== nickel ==
## Final_AXI_to_APB_Bridge
module Final_AXI_to_APB_Bridge #(
    parameter AXI_ADDR_WIDTH    = 32,
    parameter AXI_DATA_WIDTH    = 32,
    parameter AXI_MAX_BURST_LEN = 8,
    parameter AXI_BURST_WIDTH   = 2,
    parameter AXI_SIZE_WIDTH    = 3,
    parameter APB_ADDR_WIDTH    = 32,
    parameter APB_DATA_WIDTH    = 32
)(
    input  [AXI_ADDR_WIDTH-1:0]    AWADDR,
    input  [AXI_BURST_WIDTH-1:0]   AWBURST,
    input  [AXI_MAX_BURST_LEN-1:0] AWLEN,
    input                          AWVALID,
    output                         AWREADY,
    input  [AXI_ADDR_WIDTH-1:0]    ARADDR,
    input  [AXI_BURST_WIDTH-1:0]   ARBURST,
    input  [AXI_MAX_BURST_LEN-1:0] ARLEN,
    input                          ARVALID,
    output                         ARREADY,
    input  [AXI_DATA_WIDTH-1:0]    WDATA,
    input                          WVALID,
    input                          WLAST,
    input  [AXI_DATA_WIDTH/8-1:0]  WSTRB,
    output                         WREADY,
    output [AXI_DATA_WIDTH-1:0]    RDATA,
    output [1:0]                   RRESP,
    output                         RVALID,
    output                         RLAST,
    input                          RREADY,
    output [1:0]                   BRESP,
    output                         BVALID,
    input                          BREADY,
    input                          ACLK,
    input                          ARESETn,
    output [APB_ADDR_WIDTH-1:0]    PADDR,
    output                         PWRITE,
    output                         PSEL1,
    output                         PSEL2,
    output                         PSEL3,
    output                         PSEL4,
    output                         PENABLE,
    output [APB_DATA_WIDTH-1:0]    PWDATA,
    input  [APB_DATA_WIDTH-1:0]    PRDATA,
    input                          PREADY
);
==> flow/config.mk <==
export PLATFORM = sky130hd
export DESIGN_NAME = Final_AXI_to_APB_Bridge
export DESIGN_NICKNAME = Final_AXI_to_APB_Bridge
export VERILOG_FILES = /design/flow/design.v
export SDC_FILE = /design/flow/constraint.sdc
export NUM_CORES = 4
export LEC_CHECK = 0
export CAP_MARGIN = 20
export CORE_MARGIN = 2
export CORE_UTILIZATION = 70
export PLACE_DENSITY_LB_ADDON = 0.27
export SLEW_MARGIN = 20
==> flow/constraint.sdc <==
create_clock -name core_clock -period 4.75 [get_ports {ACLK}]
set_input_delay 0.9500 -clock core_clock [delete_from_list [all_inputs] [get_ports {ACLK}]]
set_output_delay 0.9500 -clock core_clock [all_outputs]
set_load 0.01 [all_outputs]
run.sh (not shown) runs the stock make flow with config.mk's settings and CLKGATE_MAP_FILE=.
No final results exist for nickel, since it was stopped by error GRT-0116 during 5_1_grt.
#### Input delta (indigo over nickel)
Settings: CORE_UTILIZATION now 40, was 70; PLACE_DENSITY_LB_ADDON no longer set, was 0.27; PLACE_DENSITY now 0.6, previously not set; the clock period (ns, I/O delays scaled along) now 3.96, was 4.75.
## What came out
indigo and nickel ended up with nearly the same register area share after synthesis.
When indigo is set beside nickel, its core region area turns out to be about 70% larger.
The overall die height of indigo exceeds that of nickel by 53 µm.
In the reports for indigo and nickel, the smaller sum of net half-perimeters after detailed placement belongs to indigo.
Area after synthesis came out exactly the same in indigo and nickel.
Of the two candidates, nickel has the better die area and indigo the worse one.
indigo ran in full, but the layout does not pass; the checks complain about negative setup slack.
Number of buffers created by CTS: indigo higher than nickel
Compared with nickel, indigo shows cell area after placement that has gone up by a few percent.
indigo has count of H-tree levels built during CTS above what nickel had.
indigo against nickel: die boundary width higher; number of buffers added for setup after CTS higher.
Here is what was changed in the inputs of delta compared with indigo.
Settings: CTS_CLUSTER_DIAMETER: unset -> 32; CORE_UTILIZATION: 40 -> 66; MAX_ROUTING_LAYER: unset -> met4; the clock period (ns, I/O delays scaled along): 3.96 -> 5.62.
Results
STATUS run=indigo STAGES=ALL_DONE FINAL_CHECKS=FAILED CAUSE=negative setup slack. delta: all stages complete, timing, DRC and antenna checks passed. indigo has higher final net count than delta. A source of the critical timing path of AWADDR[3] is what indigo shows, while AWADDR[2] belongs to delta. Looking at delta and indigo, the synthesized area is a wash. Lower growth of design area from synthesis to finish among delta and indigo: delta. On number of antenna cells inserted, the lower figure sits with indigo, not delta. delta vs indigo — switching part of the total power dropped 0.24 points. The number of setup buffers added after CTS of delta is lower than that of indigo. Global-route usage is higher on delta. delta vs indigo — final worst slack rose 0.41 ns.
### delta -> umber
Settings: removing CTS_CLUSTER_DIAMETER (formerly 32); changing CORE_UTILIZATION from 66 to 40; removing MAX_ROUTING_LAYER (formerly met4); changing the clock period (ns, I/O delays scaled along) from 5.62 to 6.0.
==> results <==
- umber: all stages complete, timing, DRC and antenna checks passed
- Met2 usage in global routing (higher): delta
- Going from delta to umber, the per-cell via count in the routed design was found to have gone down by 15%.
- Area of the synthesized netlist per yosys stat: umber vs delta identical
- Met1 usage in umber vs delta: down 24 points
- Tightest hold margin (lower): umber
- Compared with delta, umber shows number of non-clock buffers in the layout that has gone down by a few percent.
- Changes observed in umber relative to delta: sequential share of layout area rose 1.0 points, count of clock buffers in the final design decreased 26, ratio of total power to cell area has decreased, net load switching power went down by 990 µW.
[inputs] ember vs umber
Settings: swapping 40 for 61 in CORE_UTILIZATION; putting ABC_AREA at 1 where nothing was set; putting TNS_END_PERCENT at 5 where nothing was set; swapping 6.0 for 3.54 in the clock period (ns, I/O delays scaled along).
==> comparison <==
Completing all stages was not enough for ember: its layout failed the final checks because of negative setup slack. Relative to umber, the total wirelength of the detailed-routed design of ember is higher by 52%. Of ember and umber, the run reporting the higher combinational power was ember. [ember] area after synthesis rose about 16% relative to umber. Going from umber to ember, synthesized cell count moved up, signal arrival time at the worst endpoint fell 2.80 ns.
Power figures rest on the tool's default switching activity, not on a simulated workload.
